`flow/run.sh`:
```
#!/bin/bash
# the make line also repeats each setting of config.mk as NAME=value (left out here)
make -C /OpenROAD-flow-scripts/flow DESIGN_CONFIG=/design/flow/config.mk WORK_HOME=/design/flow/orfs CLKGATE_MAP_FILE= finish
```
`flow/config.mk`:
```
export PLATFORM = sky130hd
export DESIGN_NAME = boron_dec
export DESIGN_NICKNAME = boron_dec
export VERILOG_FILES = /design/flow/design.v
export SDC_FILE = /design/flow/constraint.sdc
export NUM_CORES = 4
export LEC_CHECK = 0
export ABC_AREA = 1
export CAP_MARGIN = 20
export CORE_ASPECT_RATIO = 0.5
export CORE_MARGIN = 2
export CORE_UTILIZATION = 69
export CTS_CLUSTER_DIAMETER = 246
export CTS_CLUSTER_SIZE = 97
export PLACE_DENSITY = 0.4
export SETUP_SLACK_MARGIN = -0.19
export SLEW_MARGIN = 20
```
`flow/design.v`:
```
module s_box (
    input [3:0] i_sb, output [3:0] o_sb
);
    assign o_sb[0] = (!i_sb[3]&!i_sb[2]&i_sb[1]) | (!i_sb[2]&i_sb[1]&i_sb[0]) 
    | (!i_sb[3]&i_sb[2]&!i_sb[1]) | (i_sb[2]&!i_sb[1]&i_sb[0]) | 
    (i_sb[3]&!i_sb[2]&!i_sb[1]&!i_sb[0]) | (i_sb[3]&i_sb[2]&i_sb[1]&!i_sb[0]);
    assign o_sb[1] = (!i_sb[3]&!i_sb[2]&!i_sb[0]) | (!i_sb[3]&!i_sb[1]&!i_sb[0]) | (i_sb[2]&i_sb[1]&i_sb[0]) 
| (i_sb[3]&!i_sb[2]&i_sb[0]) | (i_sb[3]&i_sb[2]&i_sb[1]);
    assign o_sb[2] = (!i_sb[3]&!i_sb[2]&!i_sb[1]) | (!i_sb[2]&!i_sb[1]&!i_sb[0]) | (!i_sb[3]&i_sb[2]&!i_sb[0]) 
| (i_sb[3]&i_sb[1]&i_sb[0]) | (i_sb[3]&i_sb[2]&i_sb[0]);
    assign o_sb[3] = (!i_sb[3]&!i_sb[2]&!i_sb[0]) | (!i_sb[3]&i_sb[1]&!i_sb[0]) | (!i_sb[3]&i_sb[2]&i_sb[0]) 
| (i_sb[3]&!i_sb[1]&!i_sb[0]) | (i_sb[3]&!i_sb[2]&i_sb[1]&i_sb[0]);
endmodule
module block_shuffle (
    input [15:0] i_bs, output [15:0] o_bs
);
    assign o_bs = {i_bs[7:4], i_bs[3:0], i_bs[15:12], i_bs[11:8]};
endmodule
module round_permutation #(
    parameter [5:0] shift = 5'b0000,
    parameter [7:0] data_length = 8'd16
)(
    input [data_length - 1:0] i_rp,  output [data_length - 1:0] o_rp
); 
assign o_rp = (i_rp << shift) | (i_rp >> (data_length - shift));
endmodule
module key_scheduler (
    input clk, rst, input [4:0] round_counter, input [79:0] i_ks_oldkey, output [79:0] o_ks_newkey 
);
    wire [79:0] level_shift;
    wire [79:0] level_sbox;
    wire [4:0] xor_rc;
    round_permutation #(.shift(13), .data_length(80)) rp (.i_rp(i_ks_oldkey), .o_rp(level_shift));
    s_box sb(.i_sb(level_shift[3:0]), .o_sb(level_sbox[3:0]));
    assign level_sbox[79:4] = level_shift[79:4];
    assign xor_rc = level_sbox[63:59]^(round_counter -1);
    assign o_ks_newkey = {level_sbox[79:64], xor_rc, level_sbox[58:0]};
endmodule
module dec_s_box (
    input [3:0] i_sb, output reg [3:0] o_sb 
);
    always @(*) begin
        case(i_sb)
        4'h0: o_sb = 4'hA;
        4'h1: o_sb = 4'h3;
        4'h2: o_sb = 4'h9;
        4'h3: o_sb = 4'hE;
        4'h4: o_sb = 4'h1;
        4'h5: o_sb = 4'hD;
        4'h6: o_sb = 4'hF;
        4'h7: o_sb = 4'h4;
        4'h8: o_sb = 4'hC;
        4'h9: o_sb = 4'h5;
        4'hA: o_sb = 4'h7;
        4'hB: o_sb = 4'h2;
        4'hC: o_sb = 4'h6;
        4'hD: o_sb = 4'h8;
        4'hE: o_sb = 4'h0;
        4'hF: o_sb = 4'hB;
        endcase
    end
endmodule
module dec_block_shuffle (
    input [15:0] i_bs, output [15:0] o_bs
);
    block_shuffle bs (i_bs, o_bs);
endmodule
module dec_round_permutation #(
    parameter [5:0] shift = 5'b0000,
    parameter [7:0] data_length = 8'd16
)(
    input [data_length - 1:0] i_rp,  output [data_length - 1:0] o_rp
); 
    assign o_rp = (i_rp >> shift) | (i_rp << (data_length - shift));
endmodule
module dec_XOR_layer (
    input [63:0] i_xor, output [63:0] o_xor
);
    assign o_xor = {(i_xor[63:48]^i_xor[47:32]), (i_xor[47:32]^i_xor[31:16]^i_xor[15:0]),(i_xor[63:48]^i_xor[47:32]^i_xor[31:16]), (i_xor[31:16]^i_xor[15:0])};
endmodule
module dec_permutation_layer (
    input [63:0] i_pl, output [63:0] o_pl
);
    wire [63:0] rp2bs;
    wire [63:0] xor2rp;
    dec_XOR_layer xl(.i_xor(i_pl), .o_xor(xor2rp));
            dec_round_permutation #(.shift(1), .data_length(16)) rp0(.i_rp(xor2rp[(16*0 + 15):16*0]), .o_rp(rp2bs[15:0]));
            dec_round_permutation #(.shift(4), .data_length(16)) rp1(.i_rp(xor2rp[(16*1 + 15):16*1]), .o_rp(rp2bs[(16 + 15):16*1]));
            dec_round_permutation #(.shift(7), .data_length(16)) rp2(.i_rp(xor2rp[(16*2 + 15):16*2]), .o_rp(rp2bs[(16*2 + 15):16*2]));
            dec_round_permutation #(.shift(9), .data_length(16)) rp3(.i_rp(xor2rp[(16*3 + 15):16*3]), .o_rp(rp2bs[(16*3 + 15):16*3]));
    genvar i;
    generate
        for (i = 0; i < 4; i = i +1 ) begin
            dec_block_shuffle bs(.i_bs(rp2bs[(16*i + 15):16*i]), .o_bs(o_pl[(16*i + 15):16*i]));
        end
    endgenerate
endmodule
module dec_add_round_key (
    input [63:0] i_ark_cipher, input [63:0] i_ark_key,
    output [63:0] o_ark_msg
);
    wire [63:0] sb2xor;
    wire [63:0] pl2sb;
    dec_permutation_layer pl(.i_pl(i_ark_cipher), .o_pl(pl2sb));
    genvar j;
    generate    
    for(j=0; j < 16; j = j + 1) begin
            dec_s_box sb(.i_sb(pl2sb[(4*j + 3):4*j]), .o_sb(sb2xor[(4*j + 3):4*j]));
        end
    endgenerate
    assign o_ark_msg = i_ark_key ^ sb2xor;
endmodule
module dec_key_scheduler (
    input clk, rst, input [4:0] round_counter, input [79:0] i_ks_oldkey, output [79:0] o_ks_newkey 
);
    wire [79:0] level_shift;
    wire [79:0] level_sbox;
    wire [4:0] xor_rc;
    assign {level_sbox[79:64], xor_rc, level_sbox[58:0]} = i_ks_oldkey;
    assign level_sbox[63:59] = xor_rc ^(round_counter -1);
    assign level_shift[79:4] = level_sbox[79:4];
    dec_s_box sb(.i_sb(level_sbox[3:0]), .o_sb(level_shift[3:0]));
    dec_round_permutation #(.shift(13), .data_length(80)) rp (.i_rp(level_shift), .o_rp(o_ks_newkey));
endmodule
module boron_dec (
    input  clk, rst, start, input [63:0] plain_text, input [79:0] master_key,
    output reg done, output reg [63:0] cipher_text
);
    parameter IDLE = 3'b000, KEYGEN = 3'b011, ROUND = 3'b001;
    reg [2:0] reg_sm_main;
    reg [4:0] reg_round_counter;
    reg [63:0] reg_plaintext;
    wire [63:0] reg_nextplaintext;
    reg [79:0] reg_key;
    wire [79:0] reg_nextkey, dec_reg_nextkey;
    key_scheduler ks(.clk(clk), .rst(rst), .round_counter(reg_round_counter), .i_ks_oldkey(reg_key), .o_ks_newkey(reg_nextkey));
    dec_key_scheduler dks(.clk(clk), .rst(rst), .round_counter(reg_round_counter), .i_ks_oldkey(reg_key), .o_ks_newkey(dec_reg_nextkey));
    dec_add_round_key ark(.i_ark_cipher(reg_plaintext), .i_ark_key(dec_reg_nextkey[63:0]), .o_ark_msg(reg_nextplaintext));
    always @(posedge clk ) begin
        if(!rst) begin
            reg_sm_main <= IDLE;
            done <= 1'b0;
        end
        else begin
            done <= 1'b0;
            case (reg_sm_main)
                IDLE:  
                    if(start) begin
                        reg_plaintext <= plain_text;
                        reg_key <= master_key;
                        reg_sm_main <= KEYGEN;
                        reg_round_counter <= 5'd1;
                    end
                    else
                        reg_sm_main <= IDLE;
                KEYGEN:
                    if(reg_round_counter < 25) begin
                        reg_key <= reg_nextkey;
                        reg_round_counter <= reg_round_counter + 1;
                        reg_sm_main <= KEYGEN;
                    end else begin
                        reg_sm_main <= ROUND;
                        reg_plaintext <= (reg_nextkey[63:0] ^ reg_plaintext);
                        reg_key <= reg_nextkey;
                    end
                ROUND:
                    if(reg_round_counter > 1) begin
                        reg_plaintext <= reg_nextplaintext;
                        reg_key <= dec_reg_nextkey;
                        reg_round_counter <= reg_round_counter - 1;
                        reg_sm_main <= ROUND;
                    end
                    else begin
                        cipher_text <= reg_nextplaintext;
                        done <= 1'b1;
                        reg_sm_main <= IDLE;
                    end
                default:
                    reg_sm_main <= IDLE;
            endcase
        end
    end
endmodule
```
`flow/constraint.sdc`:
```
create_clock -name core_clock -period 2.03 [get_ports {clk}]
set_input_delay 0.4060 -clock core_clock [delete_from_list [all_inputs] [get_ports {clk}]]
set_output_delay 0.4060 -clock core_clock [all_outputs]
set_load 0.01 [all_outputs]
```
==> flow_summary.json, run 1 <==
{
  "aoi_share": 0.114,
  "core_um2": 22900,
  "netlist_area_um2": 16100,
  "cts.hold.buffers_added": 0,
  "yosysTopAreaCellShare": 0.396,
  "fp_util": 0.705,
  "rows": 39,
  "placed_area_um2": 20300,
  "yosysWarnings": 2,
  "yosys-top-cells-area": "edfxtp_1 40%, nand2_1 17%, ha_1 9.5%",
  "yosys_area_um2": 16100,
  "yosys.cell_types.count": 42,
  "ys_cells": 2077,
  "ys_sh_simple": 0.268,
  "haltStage": "5_1_grt",
  "io-pin-count": 212,
  "adder_share": 0.0946,
  "top_area_cell": "edfxtp_1",
  "status": "did not finish",
  "xor_area_frac": 0.0390,
  "common_cells": "727 x nand2_1, 262 x inv_1, 213 x edfxtp_1, 210 x nand3_1, 142 x o21ai_0",
  "clockBufferDepth": 3,
  "ys_seq_share": 0.406,
  "fp.dieW_um": 220,
  "die-area_um2": 24700,
  "numCtsBuffers": 6,
  "yosys.cell_count.top_type": "nand2_1",
  "clock_sinks": 221,
  "fp.dieH_um": 112,
  "ys_ff": 221,
  "async_flop_share": 0,
  "cts_root_buffer": "clkbuf_16",
  "synth_cells": 2077,
  "place_congestion": 1.03,
  "syn_nets": 2346,
  "edf_count": 213,
  "htreeDepth": 1,
  "logic_family": "simple AND/OR/NAND/NOR gates",
  "flop_cell": "edfxtp_1",
  "portBuffers": 211,
  "synth_area_per_cell_um2": 7.77,
  "hpwl_mm": 44.5,
  "mux_share": 0
}
## stage by stage
| step | util | TNS (ns) | total power, µW | setup slack (ns) | cells |
|---|---|---|---|---|---|
| 2_1_floorplan | - | -48.38 | 8600 | -0.387 | 2077 |
| 3_3_place_gp | 0.887 | -19.67 | 10600 | -0.211 | 2764 |
| 3_5_place_dp | 0.887 | -32.68 | 10900 | -0.326 | 2764 |
| 4_1_cts | 0.905 | -9.69 | 13000 | -0.207 | 2782 |
## timing repair
item,4_1_cts
pin swaps,11
buffers inserted,14
setup endpoints to repair,26
resized,34
==> run 2: changes to the inputs <==
Settings changed: ABC_AREA 1 to default, CORE_ASPECT_RATIO 0.5 to default, CORE_UTILIZATION 69 to 65, CTS_CLUSTER_DIAMETER 246 to 28, CTS_CLUSTER_SIZE 97 to 56, PLACE_DENSITY 0.4 to default, SETUP_SLACK_MARGIN -0.19 to default.
Clock period 2.03 ns to 2.57 ns, I/O delays scaled along.
==> run 2 against run 1 <==
Against the previous run:
- the run again fails in 5_1_grt
- die size is 3.1% lower
- synthesized cell count is 39% lower
- area after synthesis is 8.5% lower
==> flow_summary.json, run 2 <==
{
  "logic_family": "XOR/XNOR gates",
  "yosys.cell_count.top_type": "edfxtp_1",
  "top_area_cell": "edfxtp_1",
  "rows": 55,
  "syn_nets": 1535,
  "yosys_area_um2": 14800,
  "fp.dieW_um": 155,
  "cts.hold.buffers_added": 0,
  "place_congestion": 0.921,
  "xor_area_frac": 0.142,
  "htreeDepth": 2,
  "preCtsSetupSlack_ns": -0.384,
  "flop_cell": "edfxtp_1",
  "fp.dieH_um": 155,
  "yosys.cell_types.count": 52,
  "core_um2": 22400,
  "io-pin-count": 212,
  "ys_ff": 221,
  "ys_seq_share": 0.444,
  "netlist_area_um2": 14800,
  "ys_sh_simple": 0.0734,
  "adder_share": 0.103,
  "placed_area_um2": 18700,
  "synth_cells": 1266,
  "ys_cells": 1266,
  "async_flop_share": 0,
  "clockBufferDepth": 3,
  "haltStage": "5_1_grt",
  "fp_util": 0.658,
  "edf_count": 213,
  "cts_root_buffer": "clkbuf_16",
  "numCtsBuffers": 52,
  "aoi_share": 0.113,
  "die-area_um2": 23900,
  "status": "did not finish",
  "yosys-top-cells-area": "edfxtp_1 43%, ha_1 10%, xnor2_1 8.2%",
  "mux_share": 0.0834,
  "error": "[ERROR DPL-0038] Utilization greater than 100%, impossible to legalize",
  "common_cells": "213 x edfxtp_1, 176 x nand2_1, 138 x xnor2_1, 122 x ha_1, 99 x inv_1",
  "portBuffers": 211,
  "hpwl_mm": 32.9,
  "yosysWarnings": 2,
  "yosysTopAreaCellShare": 0.433,
  "synth_area_per_cell_um2": 11.7,
  "clock_sinks": 221
}
[run 2: timing repair]
item                                    4_1_cts
cloned                                        0
setup buffers                                39
resized                                      71
endpoints found under the hold margin         0
endpoints found under the setup margin       43
pin swaps                                    35
[run 2: stage by stage]
stage	power [µW]	TNS (ns)	instances
global placement	9270	-14.02	1877
detailed placement	9470	-22.03	1877
floorplan	7510	-40.46	1266
CTS	17300	-0.539	2013
==> run 3: changes to the inputs <==
Settings changed: CORE_UTILIZATION 65 to 68, CTS_CLUSTER_DIAMETER 28 to 59, CTS_CLUSTER_SIZE 56 to 33, HOLD_SLACK_MARGIN from default to -0.09.
Clock period 2.57 ns to 3.73 ns, I/O delays scaled along.
==> run 3 against run 2 <==
Against the previous run:
- now clean on timing, DRC and antenna
- area after synthesis did not move
- synthesized cell count unchanged
- die size decreased by 4.3%
==> flow_summary.json, run 3 <==
{
  "status": "no timing/DRC/antenna violations",
  "yosys_area_um2": 14800,
  "finalCritPeriodShare": 0.865,
  "fp.dieW_um": 151,
  "portBuffers": 211,
  "ir_drop_v": 0.000421,
  "cts_root_buffer": "clkbuf_16",
  "placedCellCount": 1710,
  "min_path_type": "register to register",
  "first_pass_iters": 5,
  "nFillCells": 1133,
  "critPathMaxFanout": 15,
  "crit_path_end": "dks.sb.o_sb[1]",
  "worstPathBufferInverterCount": 2,
  "finalHoldViolations": 0,
  "crit_chain": "ha_1 > o21bai_1 > a311o_1 > or2_4 > clkinv_2 > mux2_2 > inv_1 > ha_1 > and2_1 > o211ai_1 > o311a_1",
  "core_um2": 21200,
  "mux_share": 0.0834,
  "max_stage_delay_ns": 0.54,
  "hp-start": "dks.sb.o_sb[3]",
  "grt_pass1_vias": 10898,
  "viasPerCell": 6.36,
  "rrSetupSlack_ns": 0.50,
  "htreeDepth": 1,
  "crit_start": "reg_round_counter[0]",
  "groute.usage.overall": 0.359,
  "rows": 53,
  "syn_nets": 1535,
  "grtUsageMet2": 0.586,
  "cts_tree": "yes",
  "area_growth_pct": 21.2,
  "clk_pin_slew_worst_paths_ns": 0.08,
  "critPathArrivalTime_ns": 3.69,
  "numCtsBuffers": 20,
  "grt_overflow_total": 0,
  "fin_crit_ns": 3.23,
  "clockBufferDepth": 3,
  "p_seq_uw": 3280,
  "crit_path_frequent_cell": "ha_1",
  "grt_setup_unrepaired": "no",
  "cp.required_ns": 4.19,
  "clock_sinks": 221,
  "die-area_um2": 22900,
  "routed_wirelength_mm": 40.6,
  "nNetsFinal": 1726,
  "netlist_area_um2": 14800,
  "ys_cells": 1266,
  "use_met3": 0.0566,
  "rr_worst_depth": 11,
  "io-pin-count": 212,
  "hpwl_mm": 29.5,
  "p_leak_uw": 0.00697,
  "place_congestion": 0.912,
  "cts.hold.buffers_added": 0,
  "cp_top_family": "AND-OR/OR-AND gates",
  "yosysWarnings": 2,
  "use_met1": 0.496,
  "yosysTopAreaCellShare": 0.433,
  "maxPowerGroup": "registers",
  "worstHoldEndpoint": "reg_key[70]",
  "stdcell_count": 1746,
  "synth_cells": 1266,
  "fp_util": 0.698,
  "comb-power_uw": 2610,
  "num_vias": 11105,
  "cts_setup_buffers": 0,
  "worstReg2RegEnd": "dks.sb.o_sb[1]",
  "cts_resized": 0,
  "ys_seq_share": 0.444,
  "grt_first_pass_wirelength_mm": 61.7,
  "drt_iter0_markers": 1227,
  "fp.dieH_um": 151,
  "skew_ns": 0.0177,
  "hold_depth": 2,
  "async_flop_share": 0,
  "intPower_uw": 5420,
  "cp.depth": 11,
  "antenna_found_initial": 0,
  "p_clk_uw": 2240,
  "finalSetupViolations": 0,
  "relSlewSlack": 0.411,
  "p_switching_uw": 2710,
  "clockPowerShare": 0.275,
  "flop_cell": "edfxtp_1",
  "ys_sh_simple": 0.0734,
  "end_kind": "register",
  "xor_area_frac": 0.142,
  "yosys-top-cells-area": "edfxtp_1 43%, ha_1 10%, xnor2_1 8.2%",
  "cp-start-kind": "register",
  "crit_type": "register to register",
  "tool_warnings": 132,
  "logic_family": "XOR/XNOR gates",
  "yosys.cell_count.top_type": "edfxtp_1",
  "top_area_cell": "edfxtp_1",
  "ys_ff": 221,
  "fin_setup_tns_ns": 0,
  "p_comb_frac": 0.321,
  "drv_cap": 0,
  "r2r-start": "reg_round_counter[0]",
  "aoi_share": 0.113,
  "ant_nets": 0,
  "adder_share": 0.103,
  "grt.busiest_layer": "met2",
  "p_per_area_nw_per_um2": 454,
  "crit_slowest_cell": "edfxtp_1",
  "slew_viol_final": 0,
  "edf_count": 213,
  "yosys.cell_types.count": 52,
  "antennaDiodeCount": 0,
  "grt_max_degree": 79,
  "sw_frac_of_total": 0.333,
  "tightestPinTransition_ns": 0.883,
  "worstSkewPairLatency_ns": 0.52,
  "wire_per_inst_um": 23.3,
  "pwr-share-seq": 0.403,
  "common_cells": "213 x edfxtp_1, 176 x nand2_1, 138 x xnor2_1, 122 x ha_1, 99 x inv_1",
  "synth_area_per_cell_um2": 11.7,
  "drc": 0,
  "fmaxAchievable_mhz": 310
}
## run 3: area by class of cell
| cell class | count | area, µm² | area share |
|---|---|---|---|
| clock buffers | 21 | 526 | 0.0294 |
| flip-flops and latches | 221 | 6560 | 0.367 |
| well taps | 275 | 344 | 0.0192 |
| clock inverters | 15 | 186 | 0.0104 |
| multi-input cells | 887 | 7630 | 0.426 |
| inverters | 100 | 377 | 0.0210 |
| repair buffers | 227 | 2270 | 0.127 |
## run 3: metrics by stage
step | total power [µW] | util | cell area (µm²) | worst slack (ns) | hold slack [ns]
after floorplan | 5110 | - | 14800 | 0.182 | 0.487
after global placement | 5770 | 0.812 | 17200 | 0.306 | 0.498
after detailed placement | 5880 | 0.812 | 17200 | 0.213 | 0.510
after CTS | 8110 | 0.846 | 17900 | 0.509 | 0.545
after global routing | 8460 | 0.846 | 17900 | 0.327 | 0.580
final | 8130 | 0.846 | 17900 | 0.502 | 0.537
## run 3: metal layers
metal	wire length, µm	part of all wire
met2	19400	0.48
met4	1420	0.035
met5	0	0
met1	15100	0.37
met3	4750	0.12
==> run 4: changes to the inputs <==
Settings changed: CORE_UTILIZATION 68 to 57, CTS_CLUSTER_DIAMETER 59 to default, CTS_CLUSTER_SIZE 33 to default, HOLD_SLACK_MARGIN -0.09 to 0.29, SETUP_SLACK_MARGIN from default to 0.32.
Clock period 3.73 ns to 1.89 ns, I/O delays scaled along.
==> run 4 against run 3 <==
Against the previous run:
- the flow now stops in 5_1_grt
- die size is 19% higher
- synthesized cell count is the same
- area after synthesis did not move
==> flow_summary.json, run 4 <==
{
  "yosys.cell_count.top_type": "edfxtp_1",
  "portBuffers": 211,
  "preCtsSetupSlack_ns": -0.930,
  "error": "[ERROR DPL-0038] Utilization greater than 100%, impossible to legalize",
  "hpwl_mm": 35.9,
  "fp.dieH_um": 165,
  "cts.hold.buffers_added": 0,
  "clock_sinks": 221,
  "synth_area_per_cell_um2": 11.7,
  "ys_seq_share": 0.444,
  "numCtsBuffers": 26,
  "rows": 58,
  "yosys-top-cells-area": "edfxtp_1 43%, ha_1 10%, xnor2_1 8.2%",
  "haltStage": "5_1_grt",
  "aoi_share": 0.113,
  "yosysTopAreaCellShare": 0.433,
  "htreeDepth": 1,
  "die-area_um2": 27200,
  "yosysWarnings": 2,
  "ys_cells": 1266,
  "edf_count": 213,
  "flop_cell": "edfxtp_1",
  "logic_family": "XOR/XNOR gates",
  "cts_root_buffer": "clkbuf_16",
  "fp_util": 0.583,
  "top_area_cell": "edfxtp_1",
  "synth_cells": 1266,
  "common_cells": "213 x edfxtp_1, 176 x nand2_1, 138 x xnor2_1, 122 x ha_1, 99 x inv_1",
  "async_flop_share": 0,
  "yosys.cell_types.count": 52,
  "ys_ff": 221,
  "yosys_area_um2": 14800,
  "placedCellCount": 2037,
  "fp.dieW_um": 165,
  "xor_area_frac": 0.142,
  "mux_share": 0.0834,
  "syn_nets": 1535,
  "status": "did not finish",
  "core_um2": 25300,
  "placed_area_um2": 20500,
  "clockBufferDepth": 3,
  "adder_share": 0.103,
  "ys_sh_simple": 0.0734,
  "netlist_area_um2": 14800,
  "place_congestion": 0.910,
  "io-pin-count": 212
}
## run 4: what timing repair did
item                                    4_1_cts
gates cloned                                 10
endpoints found under the setup margin      485
setup buffers                                78
pin swaps                                    64
resized                                     200
## run 4: through the flow
step / TNS [ns] / utilization / hold WS, ns
2_1_floorplan: -166.56 / - / 0.487
3_3_place_gp: -149.38 / 0.808 / 0.536
3_5_place_dp: -161.06 / 0.808 / 0.533
4_1_cts: -109.58 / 0.922 / 0.482
==> run 5: changes to the inputs <==
Settings changed: ABC_AREA from default to 1, CELL_PAD_IN_SITES_DETAIL_PLACEMENT from default to 0, CORE_ASPECT_RATIO from default to 0.9, CORE_UTILIZATION 57 to 72, HOLD_SLACK_MARGIN 0.29 to default, MIN_ROUTING_LAYER from default to met2, SETUP_SLACK_MARGIN 0.32 to 0.52, SLEW_MARGIN 20 to 5, TNS_END_PERCENT from default to 70.
Clock period 1.89 ns to 2.6 ns, I/O delays scaled along.
==> run 5 against run 4 <==
Against the previous run:
- the flow again stops in 5_1_grt
- die size is 13% lower
- area after synthesis is 9.3% higher
- synthesized cell count grew 64%
==> flow_summary.json, run 5 <==
{
  "status": "did not finish",
  "haltStage": "5_1_grt",
  "error": "[ERROR GRT-0116] Global routing finished with congestion. Check the congestion regions in the DRC Viewer.",
  "aoi_share": 0.114,
  "adder_share": 0.0946,
  "ys_ff": 221,
  "io-pin-count": 212,
  "placedCellCount": 2570,
  "clockBufferDepth": 3,
  "flop_cell": "edfxtp_1",
  "synth_area_per_cell_um2": 7.77,
  "fp.dieW_um": 162,
  "groute.usage.overall": 0.987,
  "portBuffers": 211,
  "cts_root_buffer": "clkbuf_16",
  "ys_sh_simple": 0.268,
  "logic_family": "simple AND/OR/NAND/NOR gates",
  "ys_seq_share": 0.406,
  "mux_share": 0,
  "fp_util": 0.739,
  "yosys-top-cells-area": "edfxtp_1 40%, nand2_1 17%, ha_1 9.5%",
  "yosys.cell_types.count": 42,
  "rows": 51,
  "fp.dieH_um": 146,
  "async_flop_share": 0,
  "common_cells": "727 x nand2_1, 262 x inv_1, 213 x edfxtp_1, 210 x nand3_1, 142 x o21ai_0",
  "xor_area_frac": 0.0390,
  "numCtsBuffers": 24,
  "top_area_cell": "edfxtp_1",
  "hpwl_mm": 39.7,
  "cts.hold.buffers_added": 0,
  "placed_area_um2": 18800,
  "ys_cells": 2077,
  "netlist_area_um2": 16100,
  "die-area_um2": 23600,
  "syn_nets": 2346,
  "htreeDepth": 1,
  "edf_count": 213,
  "place_congestion": 1.08,
  "grt_overflow_total": 595,
  "synth_cells": 2077,
  "yosys.cell_count.top_type": "nand2_1",
  "clock_sinks": 221,
  "yosysTopAreaCellShare": 0.396,
  "core_um2": 21800,
  "yosysWarnings": 2,
  "yosys_area_um2": 16100
}
run 5: what timing repair did:
action                     4_1_cts
setup endpoints to repair      202
resized                        199
pin swaps                       71
setup buffers                   91
cloned                           0
run 5: stage by stage:
step                worst slack (ns)  hold WS (ns)  total power (µW)  setup TNS (ns)  utilization
CTS                            0.386         0.540             12000               0        0.964
detailed placement           -0.0347         0.527              7940         -0.0514        0.862
global placement               0.111         0.525              7730               0        0.862
floorplan                      0.183         0.499              6720               0            -
run 5: layer usage:
layer,GRT overflow,track usage
met1,-,-
met3,290,1.05
met2,112,0.968
met5,67,1.03
met4,126,0.917
==> run 6: changes to the inputs <==
Settings changed: ABC_AREA 1 to default, CELL_PAD_IN_SITES_DETAIL_PLACEMENT 0 to default, CORE_ASPECT_RATIO 0.9 to default, CORE_UTILIZATION 72 to 71, CTS_CLUSTER_SIZE from default to 37, HOLD_SLACK_MARGIN from default to -0.1, MIN_ROUTING_LAYER met2 to default, PLACE_DENSITY from default to 0.8, SETUP_SLACK_MARGIN 0.52 to default, SLEW_MARGIN 5 to 20, TNS_END_PERCENT 70 to default.
Clock period 2.6 ns to 2.78 ns, I/O delays scaled along.
==> run 6 against run 5 <==
Against the previous run:
- the layout now fails its checks (setup timing)
- area after synthesis decreased by 8.5%
- die size decreased by 7.1%
- synthesized cell count decreased by 39%
==> flow_summary.json, run 6 <==
{
  "status": "failed layout checks",
  "so_faults": "setup timing",
  "nNetsFinal": 1834,
  "max_stage_delay_ns": 0.52,
  "clockPowerShare": 0.270,
  "core_um2": 20300,
  "grt_first_pass_wirelength_mm": 80.7,
  "netlist_area_um2": 14800,
  "ys_cells": 1266,
  "final_util": 0.941,
  "rrSetupSlack_ns": -0.12,
  "p_switching_uw": 4470,
  "finalWorstSetupSlack_ns": -0.115,
  "clockBufferDepth": 3,
  "xor_area_frac": 0.142,
  "logic_family": "XOR/XNOR gates",
  "fp.dieW_um": 148,
  "clk_pin_slew_worst_paths_ns": 0.07,
  "crit_path_end": "reg_plaintext[42]",
  "drt_iter0_markers": 2460,
  "groute.usage.overall": 0.493,
  "die-area_um2": 22000,
  "viasPerCell": 7.42,
  "cp-start-kind": "register",
  "cp.required_ns": 3.06,
  "worstReg2RegEnd": "reg_plaintext[42]",
  "p_comb_frac": 0.376,
  "rows": 52,
  "ir_drop_v": 0.000630,
  "worstSkewPairLatency_ns": 0.55,
  "skew_ns": 0.0229,
  "comb-power_uw": 4670,
  "r2r-start": "reg_plaintext[24]",
  "end_kind": "register",
  "yosysWarnings": 2,
  "crit_slowest_cell": "edfxtp_1",
  "first_pass_iters": 8,
  "crit_type": "register to register",
  "portBuffers": 211,
  "worstPathBufferInverterCount": 3,
  "hold_depth": 2,
  "pwr-share-seq": 0.355,
  "intPower_uw": 7960,
  "yosysTopAreaCellShare": 0.433,
  "syn_nets": 1535,
  "crit_start": "reg_plaintext[24]",
  "relSlewSlack": 0.427,
  "rr_worst_depth": 9,
  "yosys_area_um2": 14800,
  "hpwl_mm": 33.6,
  "crit_chain": "xnor2_2 > xor2_1 > buf_4 > buf_4 > ha_1 > inv_1 > mux4_2 > xnor2_1 > a221o_1",
  "place_congestion": 0.928,
  "numCtsBuffers": 24,
  "crit_path_frequent_cell": "buf_4",
  "hp-start": "reg_sm_main[1]",
  "routed_wirelength_mm": 60.4,
  "placed_area_um2": 17900,
  "grt_pass1_vias": 13427,
  "p_per_area_nw_per_um2": 651,
  "ys_ff": 221,
  "finalHoldViolations": 0,
  "grt_overflow_total": 0,
  "area_growth_pct": 29.5,
  "flop_cell": "edfxtp_1",
  "ant_nets": 0,
  "worstHoldEndpoint": "reg_sm_main[1]",
  "drv_cap": 0,
  "drc": 0,
  "wire_per_inst_um": 32.6,
  "num_vias": 13763,
  "p_clk_uw": 3350,
  "slew_viol_final": 0,
  "cts_tree": "yes",
  "finalCritPeriodShare": 1.04,
  "cp.depth": 9,
  "yosys.cell_types.count": 52,
  "critPathMaxFanout": 4,
  "adder_share": 0.103,
  "mux_share": 0.0834,
  "edf_count": 213,
  "p_leak_uw": 0.00761,
  "top_area_cell": "edfxtp_1",
  "ys_seq_share": 0.444,
  "synth_cells": 1266,
  "fp_util": 0.727,
  "common_cells": "213 x edfxtp_1, 176 x nand2_1, 138 x xnor2_1, 122 x ha_1, 99 x inv_1",
  "tightestPinTransition_ns": 0.859,
  "p_seq_uw": 4410,
  "fmaxAchievable_mhz": 345,
  "grt_max_degree": 69,
  "tool_warnings": 132,
  "synth_area_per_cell_um2": 11.7,
  "min_path_type": "register to register",
  "yosys-top-cells-area": "edfxtp_1 43%, ha_1 10%, xnor2_1 8.2%",
  "yosys.cell_count.top_type": "edfxtp_1",
  "htreeDepth": 1,
  "fp.dieH_um": 148,
  "clock_sinks": 221,
  "fin_crit_ns": 2.90,
  "critPathArrivalTime_ns": 3.17,
  "async_flop_share": 0,
  "antenna_found_initial": 3,
  "ys_sh_simple": 0.0734,
  "io-pin-count": 212,
  "aoi_share": 0.113,
  "cp_top_family": "XOR/XNOR gates",
  "final_area_um2": 19100,
  "cts_root_buffer": "clkbuf_16",
  "sw_frac_of_total": 0.360,
  "maxPowerGroup": "combinational cells",
  "finalSetupViolations": 20
}
==> run 6: per-stage QoR <==
| stage | TNS (ns) | std cells | power, µW | setup WS [ns] | hold WS [ns] |
|---|---|---|---|---|---|
| 6_report | -0.712 | 1854 | 12400 | -0.115 | 0.589 |
| 3_3_place_gp | -1.52 | 1792 | 8000 | -0.234 | 0.545 |
| 2_1_floorplan | -13.38 | 1266 | 6860 | -0.105 | 0.487 |
| 3_5_place_dp | -2.30 | 1792 | 8230 | -0.244 | 0.537 |
| 5_1_grt | -1.05 | 1853 | 12600 | -0.135 | 0.607 |
| 4_1_cts | 0 | 1837 | 11600 | 0.00243 | 0.570 |
==> run 6: layout make-up <==
| type | instances | area, µm² |
|---|---|---|
| multi-input combinational | 887 | 7960 |
| timing repair buffer | 331 | 3060 |
| inverter | 100 | 402 |
| clock inverter | 16 | 126 |
| sequential | 221 | 6560 |
| antenna | 1 | 2.50 |
| tap | 270 | 338 |
| fill | 575 | 1190 |
| clock buffer | 28 | 657 |
==> run 6: repair_timing <==
action                                  CTS  global route
setup buffers                             1            17
gates resized                            10            26
endpoints found under the setup margin   19            30
pin swaps                                 1            16
hold buffers                              0             0
==> run 6: layer usage <==
metal | vias to the layer above | global-route usage | wire length, µm
li1 | 5129 | - | -
met1 | 6249 | 0.592 | 17500
met2 | 1763 | 0.789 | 26200
met3 | 620 | 0.140 | 9940
met4 | 2 | 0.308 | 6710
met5 | - | 0 | 11
==> run 7: changes to the inputs <==
Settings changed: ABC_AREA from default to 0, CAP_MARGIN 20 to 0, CORE_ASPECT_RATIO from default to 1.79, CORE_UTILIZATION 71 to 72, CTS_CLUSTER_DIAMETER from default to 373, CTS_CLUSTER_SIZE 37 to 40, GPL_ROUTABILITY_DRIVEN from default to 0, GPL_TIMING_DRIVEN from default to 1, HOLD_SLACK_MARGIN -0.1 to -0.09, MAX_ROUTING_LAYER from default to met5, PLACE_DENSITY 0.8 to 0.4, SETUP_SLACK_MARGIN from default to -0.05, TNS_END_PERCENT from default to 50.
Clock period 2.78 ns to 1.15 ns, I/O delays scaled along.
==> run 7 against run 6 <==
Against the previous run:
- the flow now stops in 3_5_place_dp
- area after synthesis unchanged
- synthesized cell count did not move
- die size fell by 1.1%
==> flow_summary.json, run 7 <==
{
  "top_area_cell": "edfxtp_1",
  "xor_area_frac": 0.142,
  "flop_cell": "edfxtp_1",
  "netlist_area_um2": 14800,
  "error": "[ERROR DPL-0038] Utilization greater than 100%, impossible to legalize",
  "yosysTopAreaCellShare": 0.433,
  "async_flop_share": 0,
  "synth_area_per_cell_um2": 11.7,
  "ys_cells": 1266,
  "yosysWarnings": 2,
  "yosys.cell_count.top_type": "edfxtp_1",
  "adder_share": 0.103,
  "core_um2": 20200,
  "ys_sh_simple": 0.0734,
  "haltStage": "3_5_place_dp",
  "die-area_um2": 21700,
  "yosys-top-cells-area": "edfxtp_1 43%, ha_1 10%, xnor2_1 8.2%",
  "ys_seq_share": 0.444,
  "fp.dieH_um": 196,
  "status": "did not finish",
  "ys_ff": 221,
  "yosys_area_um2": 14800,
  "fp.dieW_um": 111,
  "aoi_share": 0.113,
  "rows": 70,
  "edf_count": 213,
  "synth_cells": 1266,
  "common_cells": "213 x edfxtp_1, 176 x nand2_1, 138 x xnor2_1, 122 x ha_1, 99 x inv_1",
  "fp_util": 0.729,
  "mux_share": 0.0834,
  "syn_nets": 1535,
  "logic_family": "XOR/XNOR gates",
  "yosys.cell_types.count": 52,
  "io-pin-count": 212,
  "portBuffers": 211
}
==> run 7: per-stage QoR <==
step / instance area, µm² / TNS (ns) / setup slack [ns] / total power, µW
after floorplan: 15400 / -460.16 / -1.74 / 17100
after global placement: 20300 / -403.47 / -1.47 / 22300
==> run 8: changes to the inputs <==
Settings changed: ABC_AREA 0 to default, CAP_MARGIN 0 to 20, CORE_ASPECT_RATIO 1.79 to default, CORE_UTILIZATION 72 to 70, CTS_CLUSTER_DIAMETER 373 to default, CTS_CLUSTER_SIZE 40 to 49, GPL_ROUTABILITY_DRIVEN 0 to default, GPL_TIMING_DRIVEN 1 to default, HOLD_SLACK_MARGIN -0.09 to 0.29, MAX_ROUTING_LAYER met5 to default, PLACE_DENSITY 0.4 to default, SETUP_SLACK_MARGIN -0.05 to 0.53, TNS_END_PERCENT 50 to 75.
Clock period 1.15 ns to 1.88 ns, I/O delays scaled along.
==> run 8 against run 7 <==
Against the previous run:
- the run fails in 4_1_cts
- area after synthesis unchanged
- die size up 2.5%
- synthesized cell count unchanged
==> flow_summary.json, run 8 <==
{
  "status": "did not finish",
  "haltStage": "4_1_cts",
  "error": "[ERROR DPL-0038] Utilization greater than 100%, impossible to legalize",
  "yosys_area_um2": 14800,
  "portBuffers": 211,
  "die-area_um2": 22300,
  "yosys.cell_count.top_type": "edfxtp_1",
  "top_area_cell": "edfxtp_1",
  "yosysWarnings": 2,
  "rows": 53,
  "fp.dieW_um": 149,
  "flop_cell": "edfxtp_1",
  "hpwl_mm": 46.6,
  "yosys.cell_types.count": 52,
  "ys_seq_share": 0.444,
  "yosysTopAreaCellShare": 0.433,
  "core_um2": 20900,
  "io-pin-count": 212,
  "fp_util": 0.706,
  "placed_area_um2": 20200,
  "place_congestion": 1.00,
  "async_flop_share": 0,
  "xor_area_frac": 0.142,
  "yosys-top-cells-area": "edfxtp_1 43%, ha_1 10%, xnor2_1 8.2%",
  "ys_ff": 221,
  "common_cells": "213 x edfxtp_1, 176 x nand2_1, 138 x xnor2_1, 122 x ha_1, 99 x inv_1",
  "synth_area_per_cell_um2": 11.7,
  "logic_family": "XOR/XNOR gates",
  "aoi_share": 0.113,
  "mux_share": 0.0834,
  "ys_cells": 1266,
  "ys_sh_simple": 0.0734,
  "adder_share": 0.103,
  "syn_nets": 1535,
  "fp.dieH_um": 149,
  "edf_count": 213,
  "netlist_area_um2": 14800,
  "synth_cells": 1266
}
## run 8: metrics by stage
stage | TNS (ns) | setup WS [ns] | std cells
global placement | -149.84 | -0.869 | 1968
detailed placement | -185.62 | -1.09 | 1968
floorplan | -168.83 | -1.01 | 1266
==> run 9: changes to the inputs <==
Settings changed: ABC_AREA from default to 0, CORE_ASPECT_RATIO from default to 0.91, CORE_UTILIZATION 70 to 72, CTS_CLUSTER_DIAMETER from default to 170, CTS_CLUSTER_SIZE 49 to 48, GPL_ROUTABILITY_DRIVEN from default to 0, GPL_TIMING_DRIVEN from default to 1, HOLD_SLACK_MARGIN 0.29 to -0.08, MAX_ROUTING_LAYER from default to met5, PLACE_DENSITY from default to 0.35, SETUP_SLACK_MARGIN 0.53 to 0.43, TNS_END_PERCENT 75 to 50.
Clock period 1.88 ns to 2.98 ns, I/O delays scaled along.
==> run 9 against run 8 <==
Against the previous run:
- the run fails in 5_1_grt
- synthesized cell count unchanged
- area after synthesis unchanged
- die size decreased by 2.7%
==> flow_summary.json, run 9 <==
{
  "yosys-top-cells-area": "edfxtp_1 43%, ha_1 10%, xnor2_1 8.2%",
  "async_flop_share": 0,
  "logic_family": "XOR/XNOR gates",
  "portBuffers": 211,
  "fp_util": 0.741,
  "flop_cell": "edfxtp_1",
  "edf_count": 213,
  "yosysTopAreaCellShare": 0.433,
  "yosys_area_um2": 14800,
  "cts.hold.buffers_added": 0,
  "yosys.cell_types.count": 52,
  "netlist_area_um2": 14800,
  "numCtsBuffers": 8,
  "top_area_cell": "edfxtp_1",
  "adder_share": 0.103,
  "htreeDepth": 1,
  "core_um2": 19900,
  "cts_root_buffer": "clkbuf_16",
  "io-pin-count": 212,
  "yosysWarnings": 2,
  "fp.dieH_um": 141,
  "die-area_um2": 21700,
  "fp.dieW_um": 154,
  "error": "[ERROR DPL-0038] Utilization greater than 100%, impossible to legalize",
  "ys_sh_simple": 0.0734,
  "synth_cells": 1266,
  "mux_share": 0.0834,
  "haltStage": "5_1_grt",
  "synth_area_per_cell_um2": 11.7,
  "common_cells": "213 x edfxtp_1, 176 x nand2_1, 138 x xnor2_1, 122 x ha_1, 99 x inv_1",
  "clock_sinks": 221,
  "aoi_share": 0.113,
  "hpwl_mm": 32.5,
  "syn_nets": 1535,
  "ys_cells": 1266,
  "rows": 49,
  "status": "did not finish",
  "yosys.cell_count.top_type": "edfxtp_1",
  "ys_seq_share": 0.444,
  "ys_ff": 221,
  "clockBufferDepth": 3,
  "xor_area_frac": 0.142
}
-- run 9: repair_timing --
action,in CTS
resized,103
buffers inserted,66
setup endpoints to repair,68
pin swaps,45
-- run 9: through the flow --
| step | setup TNS (ns) | setup slack (ns) | instance area, µm² | instances | util |
|---|---|---|---|---|---|
| after floorplan | 0 | 0.0949 | 14800 | 1266 | - |
| after global placement | -0.0977 | -0.0412 | 17600 | 1745 | 0.884 |
| after detailed placement | -0.746 | -0.205 | 17600 | 1745 | 0.884 |
| after CTS | 0 | 0.311 | 19000 | 1821 | 0.953 |
==> run 10: changes to the inputs <==
Settings changed: ABC_AREA 0 to 1, CAP_MARGIN 20 to 0, CORE_ASPECT_RATIO 0.91 to 0.99, CORE_UTILIZATION 72 to 40, CTS_CLUSTER_DIAMETER 170 to default, CTS_CLUSTER_SIZE 48 to 71, GPL_ROUTABILITY_DRIVEN 0 to default, GPL_TIMING_DRIVEN 1 to 0, HOLD_SLACK_MARGIN -0.08 to default, MAX_ROUTING_LAYER met5 to default, PLACE_DENSITY 0.35 to default, SETUP_SLACK_MARGIN 0.43 to 0.89, SLEW_MARGIN 20 to 25, TNS_END_PERCENT 50 to default.
Clock period 2.98 ns to 5.0 ns, I/O delays scaled along.
==> run 10 against run 9 <==
Against the previous run:
- now clean on timing, DRC and antenna
- die size increased by 94%
- synthesized cell count increased by 64%
- area after synthesis increased by 9.3%
==> flow_summary.json, run 10 <==
{
  "cts.hold.buffers_added": 0,
  "synth_cells": 2077,
  "die-area_um2": 42000,
  "worstSkewPairLatency_ns": 0.57,
  "crit_type": "input port to register",
  "r2r-start": "reg_round_counter[1]",
  "p_switching_uw": 2240,
  "yosys-top-cells-area": "edfxtp_1 40%, nand2_1 17%, ha_1 9.5%",
  "synth_area_per_cell_um2": 7.77,
  "nNetsFinal": 2593,
  "grt_setup_unrepaired": "no",
  "edf_count": 213,
  "cp.required_ns": 5.45,
  "slew_viol_final": 0,
  "comb-power_uw": 1860,
  "finalSetupViolations": 0,
  "crit_start": "rst",
  "skew_ns": 0.0220,
  "critPathArrivalTime_ns": 3.90,
  "grt_pass1_vias": 14559,
  "fp.dieH_um": 204,
  "wire_per_inst_um": 23.3,
  "ys_seq_share": 0.406,
  "grt_overflow_total": 0,
  "status": "no timing/DRC/antenna violations",
  "grt_first_pass_wirelength_mm": 95.2,
  "num_vias": 15779,
  "drv_cap": 0,
  "aoi_share": 0.114,
  "drc": 0,
  "antennaDiodeCount": 0,
  "ir_drop_v": 0.000254,
  "power_uw": 6310,
  "worstHoldEndpoint": "reg_key[70]",
  "fp_util": 0.403,
  "p_comb_frac": 0.295,
  "adder_share": 0.0946,
  "fmaxAchievable_mhz": 290,
  "relSlewSlack": 0.194,
  "clockPowerShare": 0.331,
  "grt_max_degree": 87,
  "final_area_um2": 20000,
  "hold_depth": 2,
  "ys_ff": 221,
  "crit_chain": "clkdlybuf4s50_1 > nand2_1 > nor2_4 > nand2_4 > inv_6 > nand2_1 > nand2_1 > inv_1 > ha_1 > nand3_1 > nand2_1 > nand2_1 > nand2_1",
  "yosysWarnings": 2,
  "io-pin-count": 212,
  "xor_area_frac": 0.0390,
  "logic_family": "simple AND/OR/NAND/NOR gates",
  "end_kind": "register",
  "cp_top_family": "buffers and inverters",
  "crit_path_frequent_cell": "nand2_1",
  "fin_crit_ns": 3.45,
  "crit_path_end": "dks.sb.o_sb[3]",
  "p_leak_uw": 0.00915,
  "min_path_type": "register to register",
  "finalHoldViolations": 0,
  "placed_area_um2": 19100,
  "async_flop_share": 0,
  "hpwl_mm": 50.7,
  "sw_frac_of_total": 0.355,
  "rows": 73,
  "cp-start-kind": "input port",
  "worstPathBufferInverterCount": 3,
  "rr_worst_depth": 14,
  "rrSetupSlack_ns": 1.74,
  "tool_warnings": 130,
  "pwr-share-seq": 0.374,
  "yosys_area_um2": 16100,
  "cts_tree": "yes",
  "intPower_uw": 4070,
  "ant_nets": 0,
  "clk_pin_slew_worst_paths_ns": 0.06,
  "syn_nets": 2346,
  "finalCritPeriodShare": 0.689,
  "p_per_area_nw_per_um2": 316,
  "routed_wirelength_mm": 66.7,
  "crit_slowest_cell": "clkdlybuf4s50_1",
  "cp.depth": 13,
  "yosys.cell_types.count": 42,
  "clockBufferDepth": 3,
  "final_util": 0.500,
  "worstReg2RegEnd": "dks.sb.o_sb[3]",
  "numCtsBuffers": 27,
  "critPathMaxFanout": 86,
  "portBuffers": 211,
  "flop_cell": "edfxtp_1",
  "drt_iter0_markers": 1665,
  "ys_sh_simple": 0.268,
  "max_stage_delay_ns": 0.60,
  "groute.usage.overall": 0.314,
  "cts_root_buffer": "clkbuf_16",
  "placedCellCount": 2820,
  "area_growth_pct": 23.9,
  "place_congestion": 0.958,
  "viasPerCell": 5.50,
  "yosys.cell_count.top_type": "nand2_1",
  "mux_share": 0,
  "maxPowerGroup": "registers",
  "netlist_area_um2": 16100,
  "ys_cells": 2077,
  "yosysTopAreaCellShare": 0.396,
  "common_cells": "727 x nand2_1, 262 x inv_1, 213 x edfxtp_1, 210 x nand3_1, 142 x o21ai_0",
  "top_area_cell": "edfxtp_1",
  "p_seq_uw": 2360,
  "tightestPinTransition_ns": 1.21,
  "p_clk_uw": 2090,
  "fp.dieW_um": 206,
  "clock_sinks": 221,
  "htreeDepth": 1,
  "antenna_found_initial": 0,
  "hp-start": "dks.sb.o_sb[3]",
  "nFillCells": 3883,
  "fin_hold_ws_ns": 0.543,
  "stdcell_count": 2869,
  "cts_setup_buffers": 0,
  "first_pass_iters": 6,
  "core_um2": 40000,
  "cts_resized": 0
}
-- run 10: stage by stage --
step                worst slack [ns]  TNS, ns
floorplan                       1.50        0
global placement              -0.544   -34.23
CTS                             1.69        0
global route                    1.45        0
detailed placement              1.09        0
finish                          1.55        0
-- run 10: layout make-up --
cell class / count / area (µm²) / area share
Buffer: 55 / 246 / 0.0123
Clock buffer: 39 / 771 / 0.0386
Sequential cell: 221 / 6560 / 0.328
Clock inverter: 10 / 133 / 0.00663
Timing Repair Buffer: 218 / 2270 / 0.114
Inverter: 272 / 1030 / 0.0513
Tap cell: 525 / 657 / 0.0329
Multi-Input combinational cell: 1529 / 8330 / 0.417
-- run 10: layer usage --
metal,routed length (µm),GRT usage,up-vias
met5,0,0,-
met1,28000,0.438,7407
li1,-,-,7347
met3,6500,0.0446,144
met2,29400,0.492,881
met4,2790,0.119,0
==> run 11: changes to the inputs <==
Settings changed: ABC_AREA 1 to default, CAP_MARGIN 0 to 20, CELL_PAD_IN_SITES_DETAIL_PLACEMENT from default to 0, CORE_ASPECT_RATIO 0.99 to 1.6, CORE_MARGIN 2 to 4, CORE_UTILIZATION 40 to 72, CTS_CLUSTER_SIZE 71 to default, GPL_TIMING_DRIVEN 0 to default, MAX_ROUTING_LAYER from default to met4, PLACE_DENSITY_LB_ADDON from default to 0.04, SETUP_SLACK_MARGIN 0.89 to default, SLEW_MARGIN 25 to 20.
Clock period 5.0 ns to 3.29 ns, I/O delays scaled along.
==> run 11 against run 10 <==
Against the previous run:
- area after synthesis shrank 8.5%
- critical path type is now register to register
- design area shrank 9.8%
- total power increased by 49%
- count of clock-buffer cells in the layout fell by 9
- flip-flop count stayed put
==> flow_summary.json, run 11 <==
{
  "status": "no timing/DRC/antenna violations",
  "fp.dieH_um": 189,
  "ir_drop_v": 0.000467,
  "hpwl_mm": 32.1,
  "nNetsFinal": 1749,
  "yosysWarnings": 2,
  "viasPerCell": 6.61,
  "critPathMaxFanout": 5,
  "worstHoldEndpoint": "reg_key[70]",
  "ys_ff": 221,
  "logic_family": "XOR/XNOR gates",
  "grt_pass1_vias": 11907,
  "ys_cells": 1266,
  "finalHoldViolations": 0,
  "common_cells": "213 x edfxtp_1, 176 x nand2_1, 138 x xnor2_1, 122 x ha_1, 99 x inv_1",
  "max_stage_delay_ns": 0.52,
  "worstSkewPairLatency_ns": 0.52,
  "fmaxAchievable_mhz": 319,
  "worstReg2RegEnd": "reg_plaintext[39]",
  "grt_setup_unrepaired": "no",
  "drv_cap": 0,
  "clockBufferDepth": 3,
  "cts_tree": "yes",
  "r2r-start": "reg_plaintext[20]",
  "cts.hold.buffers_added": 0,
  "drt_iter0_markers": 1688,
  "syn_nets": 1535,
  "p_clk_uw": 2560,
  "yosys.cell_count.top_type": "edfxtp_1",
  "fin_hold_ws_ns": 0.584,
  "grt_max_degree": 107,
  "ant_nets": 0,
  "rr_worst_depth": 7,
  "clockPowerShare": 0.272,
  "fin_crit_ns": 3.13,
  "numCtsBuffers": 22,
  "htreeDepth": 1,
  "netlist_area_um2": 14800,
  "fp_util": 0.729,
  "yosys_area_um2": 14800,
  "clk_pin_slew_worst_paths_ns": 0.07,
  "p_per_area_nw_per_um2": 521,
  "clock_sinks": 221,
  "top_area_cell": "edfxtp_1",
  "cts_resized": 0,
  "crit_chain": "xnor2_2 > xor2_1 > inv_1 > ha_1 > mux4_2 > xor2_1 > a221o_1",
  "fin_setup_tns_ns": 0,
  "portBuffers": 211,
  "relSlewSlack": 0.336,
  "synth_area_per_cell_um2": 11.7,
  "finalCritPeriodShare": 0.952,
  "aoi_share": 0.113,
  "fp.dieW_um": 121,
  "ys_sh_simple": 0.0734,
  "area_growth_pct": 22.2,
  "skew_ns": 0.0198,
  "tool_warnings": 132,
  "comb-power_uw": 3120,
  "antenna_found_initial": 0,
  "async_flop_share": 0,
  "edf_count": 213,
  "flop_cell": "edfxtp_1",
  "min_path_type": "register to register",
  "mux_share": 0.0834,
  "p_comb_frac": 0.332,
  "die-area_um2": 22900,
  "routed_wirelength_mm": 45.9,
  "hp-start": "dks.sb.o_sb[3]",
  "finalSetupViolations": 0,
  "final-comb-area_um2": 7630,
  "grt_overflow_total": 0,
  "core_um2": 20200,
  "yosysTopAreaCellShare": 0.433,
  "yosys.cell_types.count": 52,
  "worstPathBufferInverterCount": 1,
  "cp.required_ns": 3.55,
  "p_leak_uw": 0.00707,
  "intPower_uw": 6310,
  "crit_slowest_cell": "edfxtp_1",
  "critPathArrivalTime_ns": 3.39,
  "grt_first_pass_wirelength_mm": 68.4,
  "cts_root_buffer": "clkbuf_16",
  "nFillCells": 888,
  "p_switching_uw": 3080,
  "sw_frac_of_total": 0.328,
  "maxPowerGroup": "registers",
  "pwr-share-seq": 0.396,
  "hold_depth": 2,
  "tightestPinTransition_ns": 0.996,
  "rows": 66,
  "adder_share": 0.103,
  "end_kind": "register",
  "antennaDiodeCount": 0,
  "xor_area_frac": 0.142,
  "crit_path_end": "reg_plaintext[39]",
  "cp-start-kind": "register",
  "crit_type": "register to register",
  "place_congestion": 0.948,
  "regArea_um2": 6560,
  "num_vias": 11691,
  "io-pin-count": 212,
  "groute.usage.overall": 0.407,
  "p_seq_uw": 3720,
  "cp.depth": 7,
  "cp_top_family": "XOR/XNOR gates",
  "rrSetupSlack_ns": 0.16,
  "first_pass_iters": 6,
  "slew_viol_final": 0,
  "ys_seq_share": 0.444,
  "cts_setup_buffers": 0,
  "synth_cells": 1266,
  "crit_start": "reg_plaintext[20]",
  "drc": 0,
  "crit_path_frequent_cell": "xor2_1",
  "yosys-top-cells-area": "edfxtp_1 43%, ha_1 10%, xnor2_1 8.2%",
  "wire_per_inst_um": 25.9
}
==> run 11: layout make-up <==
class | instances | area share
clock inverters | 10 | 0.00527
flip-flops and latches | 221 | 0.364
clock buffers | 30 | 0.0334
inverters | 100 | 0.0211
repair buffers | 248 | 0.135
multi-input cells | 887 | 0.423
well taps | 272 | 0.0189
==> run 11: stage by stage <==
step	power [µW]	utilization	instances	cell area, µm²	worst slack, ns
after floorplan	5790	-	1266	14800	0.167
after global placement	6600	0.857	1728	17300	0.122
after detailed placement	6740	0.857	1728	17300	0.0263
after CTS	9310	0.891	1768	18000	0.197
after global routing	9690	0.891	1768	18000	0.0330
final	9400	0.891	1768	18000	0.158
==> run 11: layer usage <==
| metal | up-vias | share of wire | global-route usage |
|---|---|---|---|
| met1 | 5546 | 0.32 | 0.467 |
| met2 | 990 | 0.51 | 0.688 |
| met5 | - | 0 | - |
| li1 | 4966 | - | - |
| met3 | 189 | 0.10 | 0.0595 |
| met4 | 0 | 0.066 | 0.215 |
==> run 12: changes to the inputs <==
Settings changed: CELL_PAD_IN_SITES_DETAIL_PLACEMENT 0 to default, CORE_ASPECT_RATIO 1.6 to default, CORE_MARGIN 4 to 2, CORE_UTILIZATION 72 to 68, HOLD_SLACK_MARGIN from default to -0.09, MAX_ROUTING_LAYER met4 to default, PLACE_DENSITY_LB_ADDON 0.04 to default.
Clock period 3.29 ns to 3.52 ns, I/O delays scaled along.
==> run 12 against run 11 <==
Against the previous run:
- still clean
- final cell count shrank 0.79%
- synthesized cell count did not move
- global-route usage decreased by 5.3 points
- critical path depth unchanged
- count of clock-buffer cells in the layout increased by 1
- first-iteration DRC count decreased by 21%
- via count is 5.3% lower
- combinational power is 11% lower
- sequential power shrank 6.7%
- flip-flop count unchanged
- sequential share of layout area is 0.35 points higher
- fmax rose by 1.5%
- critical path type unchanged
- critical endpoint is now reg_plaintext[43]
- largest cell class unchanged
- largest power group unchanged
==> flow_summary.json, run 12 <==
{
  "cp.depth": 7,
  "crit_path_end": "reg_plaintext[43]",
  "max_stage_delay_ns": 0.51,
  "yosys.cell_types.count": 52,
  "critPathArrivalTime_ns": 3.37,
  "cts_resized": 0,
  "drc": 0,
  "crit_slowest_cell": "mux4_2",
  "skew_ns": 0.0301,
  "htreeDepth": 1,
  "cts_setup_buffers": 0,
  "rows": 53,
  "tool_warnings": 132,
  "fin_setup_tns_ns": 0,
  "worstSkewPairLatency_ns": 0.54,
  "hold_depth": 2,
  "logic_family": "XOR/XNOR gates",
  "drt_iter0_markers": 1335,
  "placed_area_um2": 17200,
  "ir_drop_v": 0.000356,
  "p_comb_frac": 0.325,
  "end_kind": "register",
  "fp_util": 0.698,
  "wire_per_inst_um": 23.0,
  "pwr-share-seq": 0.406,
  "worstHoldEndpoint": "reg_key[67]",
  "clockBufferDepth": 3,
  "final_area_um2": 17900,
  "finalHoldViolations": 0,
  "clk_pin_slew_worst_paths_ns": 0.06,
  "slew_viol_final": 0,
  "min_path_type": "register to register",
  "numCtsBuffers": 24,
  "edf_count": 213,
  "fp.dieH_um": 151,
  "p_switching_uw": 2790,
  "p_per_area_nw_per_um2": 479,
  "adder_share": 0.103,
  "status": "no timing/DRC/antenna violations",
  "xor_area_frac": 0.142,
  "clockPowerShare": 0.269,
  "nNetsFinal": 1733,
  "ys_cells": 1266,
  "routed_wirelength_mm": 40.4,
  "ant_nets": 0,
  "num_vias": 11070,
  "r2r-start": "reg_plaintext[24]",
  "yosysWarnings": 2,
  "rr_worst_depth": 7,
  "hp-start": "dks.sb.o_sb[0]",
  "p_seq_uw": 3470,
  "synth_cells": 1266,
  "cts_root_buffer": "clkbuf_16",
  "aoi_share": 0.113,
  "p_clk_uw": 2300,
  "yosys_area_um2": 14800,
  "crit_type": "register to register",
  "antennaDiodeCount": 0,
  "fin_crit_ns": 3.08,
  "worstReg2RegEnd": "reg_plaintext[43]",
  "hpwl_mm": 29.7,
  "yosys.cell_count.top_type": "edfxtp_1",
  "cp-start-kind": "register",
  "grt_first_pass_wirelength_mm": 61.3,
  "grt_max_degree": 72,
  "fp.dieW_um": 151,
  "grt_pass1_vias": 10982,
  "intPower_uw": 5770,
  "worstPathBufferInverterCount": 1,
  "die-area_um2": 22900,
  "cp.required_ns": 3.81,
  "critPathMaxFanout": 7,
  "ys_ff": 221,
  "finalCritPeriodShare": 0.876,
  "mux_share": 0.0834,
  "ys_sh_simple": 0.0734,
  "cp_top_family": "XOR/XNOR gates",
  "cts_tree": "yes",
  "p_leak_uw": 0.00697,
  "top_area_cell": "edfxtp_1",
  "portBuffers": 211,
  "clock_sinks": 221,
  "common_cells": "213 x edfxtp_1, 176 x nand2_1, 138 x xnor2_1, 122 x ha_1, 99 x inv_1",
  "fmaxAchievable_mhz": 324,
  "antenna_found_initial": 0,
  "yosysTopAreaCellShare": 0.433,
  "first_pass_iters": 7,
  "sw_frac_of_total": 0.326,
  "maxPowerGroup": "registers",
  "async_flop_share": 0,
  "core_um2": 21200,
  "io-pin-count": 212,
  "ys_seq_share": 0.444,
  "finalSetupViolations": 0,
  "place_congestion": 0.913,
  "tightestPinTransition_ns": 0.765,
  "crit_chain": "xnor2_2 > xor2_1 > inv_1 > ha_1 > mux4_2 > xor2_1 > a221o_1",
  "netlist_area_um2": 14800,
  "synth_area_per_cell_um2": 11.7,
  "grt_setup_unrepaired": "no",
  "grt_overflow_total": 0,
  "comb-power_uw": 2790,
  "flop_cell": "edfxtp_1",
  "yosys-top-cells-area": "edfxtp_1 43%, ha_1 10%, xnor2_1 8.2%",
  "crit_path_frequent_cell": "xor2_1",
  "viasPerCell": 6.31,
  "drv_cap": 0,
  "cts.hold.buffers_added": 0,
  "relSlewSlack": 0.490,
  "syn_nets": 1535,
  "area_growth_pct": 21.0,
  "groute.usage.overall": 0.354,
  "rrSetupSlack_ns": 0.44,
  "crit_start": "reg_plaintext[24]"
}
-- run 12: metal layers --
| layer | track usage | wire length (µm) | vias to the layer above |
|---|---|---|---|
| li1 | - | - | 4938 |
| met1 | 0.488 | 15300 | 5328 |
| met2 | 0.579 | 19400 | 721 |
| met3 | 0.0560 | 4390 | 83 |
| met4 | 0.116 | 1240 | 0 |
| met5 | 0 | 0 | - |
-- run 12: final cells by class --
type | count | area (µm²)
clock buffer | 31 | 627
fill | 1167 | 3290
multi-input combinational | 887 | 7630
tap | 275 | 344
inverter | 100 | 377
sequential | 221 | 6560
clock inverter | 10 | 57.6
timing repair buffer | 230 | 2270
-- run 12: stage by stage --
stage / setup WS [ns] / power (µW) / cells / hold slack [ns] / util
2_1_floorplan: 0.0485 / 5410 / 1266 / 0.487 / -
3_3_place_gp: 0.309 / 6140 / 1713 / 0.504 / 0.812
3_5_place_dp: 0.192 / 6250 / 1713 / 0.524 / 0.812
4_1_cts: 0.462 / 8530 / 1754 / 0.539 / 0.844
5_1_grt: 0.264 / 8900 / 1754 / 0.564 / 0.844
6_report: 0.435 / 8560 / 1754 / 0.539 / 0.844
==> run 13: changes to the inputs <==
Settings changed: CORE_UTILIZATION 68 to 70, CTS_CLUSTER_SIZE from default to 49, HOLD_SLACK_MARGIN -0.09 to 0.29, SETUP_SLACK_MARGIN from default to -0.21.
Clock period 3.52 ns to 2.14 ns, I/O delays scaled along.
==> run 13 against run 12 <==
Against the previous run:
- the flow now stops in 4_1_cts
- synthesized cell count unchanged
- area after synthesis unchanged
- die size down 2.8%
==> flow_summary.json, run 13 <==
{
  "yosys_area_um2": 14800,
  "placed_area_um2": 19700,
  "ys_sh_simple": 0.0734,
  "adder_share": 0.103,
  "io-pin-count": 212,
  "yosys-top-cells-area": "edfxtp_1 43%, ha_1 10%, xnor2_1 8.2%",
  "error": "[ERROR DPL-0038] Utilization greater than 100%, impossible to legalize",
  "xor_area_frac": 0.142,
  "die-area_um2": 22300,
  "yosysTopAreaCellShare": 0.433,
  "flop_cell": "edfxtp_1",
  "core_um2": 20900,
  "ys_seq_share": 0.444,
  "status": "did not finish",
  "syn_nets": 1535,
  "top_area_cell": "edfxtp_1",
  "netlist_area_um2": 14800,
  "aoi_share": 0.113,
  "synth_cells": 1266,
  "fp.dieH_um": 149,
  "portBuffers": 211,
  "async_flop_share": 0,
  "yosysWarnings": 2,
  "fp.dieW_um": 149,
  "hpwl_mm": 40.4,
  "logic_family": "XOR/XNOR gates",
  "rows": 53,
  "preCtsSetupSlack_ns": -0.888,
  "fp_util": 0.706,
  "haltStage": "4_1_cts",
  "synth_area_per_cell_um2": 11.7,
  "place_congestion": 0.918,
  "mux_share": 0.0834,
  "edf_count": 213,
  "ys_cells": 1266,
  "yosys.cell_types.count": 52,
  "common_cells": "213 x edfxtp_1, 176 x nand2_1, 138 x xnor2_1, 122 x ha_1, 99 x inv_1",
  "ys_ff": 221,
  "yosys.cell_count.top_type": "edfxtp_1"
}
[run 13: per-stage QoR]
stage | TNS (ns) | total power [µW] | hold slack (ns) | instances
after floorplan | -110.72 | 9180 | 0.487 | 1266
after detailed placement | -103.66 | 12300 | 0.500 | 1962
after global placement | -78.31 | 11800 | 0.485 | 1962
==> run 14: changes to the inputs <==
Settings changed: CORE_ASPECT_RATIO from default to 1.42, CORE_UTILIZATION 70 to 72, CTS_CLUSTER_DIAMETER from default to 372, CTS_CLUSTER_SIZE 49 to 10, HOLD_SLACK_MARGIN 0.29 to default, PLACE_DENSITY from default to 0.39, SETUP_SLACK_MARGIN -0.21 to 1.46.
Clock period 2.14 ns to 5.12 ns, I/O delays scaled along.
==> run 14 against run 13 <==
Against the previous run:
- the run now finishes clean
- synthesized cell count is the same
- area after synthesis is the same
- die size shrank 2.6%
==> flow_summary.json, run 14 <==
{
  "cts.hold.buffers_added": 0,
  "crit_start": "start",
  "ys_seq_share": 0.444,
  "core_um2": 20200,
  "min_path_type": "register to register",
  "worstHoldEndpoint": "reg_sm_main[0]",
  "yosysWarnings": 2,
  "slew_viol_final": 0,
  "yosys.cell_types.count": 52,
  "r2r-start": "reg_round_counter[0]",
  "cp_top_family": "buffers and inverters",
  "relSlewSlack": 0.213,
  "mux_share": 0.0834,
  "yosys.cell_count.top_type": "edfxtp_1",
  "antennaDiodeCount": 0,
  "fin_crit_ns": 3.51,
  "rows": 62,
  "clockBufferDepth": 3,
  "p_seq_uw": 2400,
  "crit_type": "input port to register",
  "p_leak_uw": 0.00696,
  "nFillCells": 971,
  "crit_slowest_cell": "clkdlybuf4s50_1",
  "cts_tree": "yes",
  "rr_worst_depth": 11,
  "place_congestion": 0.915,
  "fp.dieH_um": 175,
  "p_comb_frac": 0.318,
  "clock_sinks": 221,
  "status": "no timing/DRC/antenna violations",
  "tightestPinTransition_ns": 1.18,
  "finalSetupViolations": 0,
  "top_area_cell": "edfxtp_1",
  "die-area_um2": 21700,
  "portBuffers": 211,
  "clk_pin_slew_worst_paths_ns": 0.06,
  "nNetsFinal": 1727,
  "netlist_area_um2": 14800,
  "critPathArrivalTime_ns": 3.99,
  "common_cells": "213 x edfxtp_1, 176 x nand2_1, 138 x xnor2_1, 122 x ha_1, 99 x inv_1",
  "intPower_uw": 4090,
  "ys_cells": 1266,
  "crit_path_end": "dks.sb.o_sb[1]",
  "worstPathBufferInverterCount": 3,
  "cp.depth": 11,
  "synth_area_per_cell_um2": 11.7,
  "stdcell_count": 1734,
  "comb-power_uw": 1930,
  "finalCritPeriodShare": 0.686,
  "p_switching_uw": 1990,
  "ys_ff": 221,
  "hpwl_mm": 30.6,
  "pwr-share-seq": 0.394,
  "async_flop_share": 0,
  "end_kind": "register",
  "drt_iter0_markers": 1595,
  "aoi_share": 0.113,
  "maxPowerGroup": "registers",
  "logic_family": "XOR/XNOR gates",
  "flop_cell": "edfxtp_1",
  "antenna_found_initial": 0,
  "cp-start-kind": "input port",
  "clockPowerShare": 0.288,
  "fin_setup_tns_ns": 0,
  "first_pass_iters": 8,
  "synth_cells": 1266,
  "cp.required_ns": 5.60,
  "drv_cap": 0,
  "sw_frac_of_total": 0.328,
  "grt_overflow_total": 0,
  "grt_max_degree": 101,
  "placedCellCount": 1686,
  "skew_ns": 0.0264,
  "hold_depth": 1,
  "syn_nets": 1535,
  "worstReg2RegEnd": "dks.sb.o_sb[1]",
  "numCtsBuffers": 26,
  "grt_first_pass_wirelength_mm": 64.7,
  "ant_nets": 0,
  "critPathMaxFanout": 40,
  "area_growth_pct": 21.0,
  "yosysTopAreaCellShare": 0.433,
  "cts_root_buffer": "clkbuf_16",
  "final_util": 0.885,
  "p_clk_uw": 1750,
  "wire_per_inst_um": 24.9,
  "fp.dieW_um": 124,
  "worstSkewPairLatency_ns": 0.54,
  "yosys-top-cells-area": "edfxtp_1 43%, ha_1 10%, xnor2_1 8.2%",
  "routed_wirelength_mm": 43.2,
  "io-pin-count": 212,
  "viasPerCell": 6.65,
  "rrSetupSlack_ns": 1.63,
  "xor_area_frac": 0.142,
  "drc": 0,
  "htreeDepth": 1,
  "max_stage_delay_ns": 0.50,
  "grt_setup_unrepaired": "no",
  "adder_share": 0.103,
  "finalHoldViolations": 0,
  "edf_count": 213,
  "power_uw": 6080,
  "fmaxAchievable_mhz": 285,
  "crit_chain": "clkdlybuf4s50_1 > nor2b_1 > a311o_1 > or2_4 > clkinv_4 > mux2_2 > inv_1 > ha_1 > and2_1 > o211ai_1 > o311a_1",
  "yosys_area_um2": 14800,
  "num_vias": 11533,
  "groute.usage.overall": 0.399,
  "tool_warnings": 134,
  "fp_util": 0.732,
  "p_per_area_nw_per_um2": 341,
  "ys_sh_simple": 0.0734,
  "hp-start": "reg_sm_main[1]",
  "ir_drop_v": 0.000256,
  "grt_pass1_vias": 11405
}
run 14: cell type report:
cell class	instances	area, µm²	share of cell area
tap	256	320	0.0179
inverter	100	380	0.0213
clock inverter	1	8.76	0.000491
sequential	221	6560	0.368
clock buffer	47	751	0.0420
multi-input combinational	887	7640	0.428
timing repair buffer	222	2190	0.123
run 14: stage by stage:
stage	worst slack (ns)	instance area (µm²)	hold slack (ns)
after detailed placement	1.09	17100	0.542
final	1.61	17900	0.563
after global routing	1.47	17900	0.569
after CTS	1.60	17800	0.552
after global placement	1.25	17100	0.525
after floorplan	1.73	14800	0.487
run 14: layer usage:
metal | global-route usage | part of all wire | vias up
li1 | - | - | 4919
met1 | 0.508 | 0.34 | 5464
met2 | 0.663 | 0.49 | 971
met3 | 0.0499 | 0.10 | 179
met4 | 0.209 | 0.063 | 0
met5 | 0 | 0 | -
run 14: timing repair:
action | 4_1_cts | 5_1_grt
resized | 0 | 1
buffers inserted | 0 | 0
setup endpoints to repair | 0 | 3
Power and IR drop assume default switching activity.
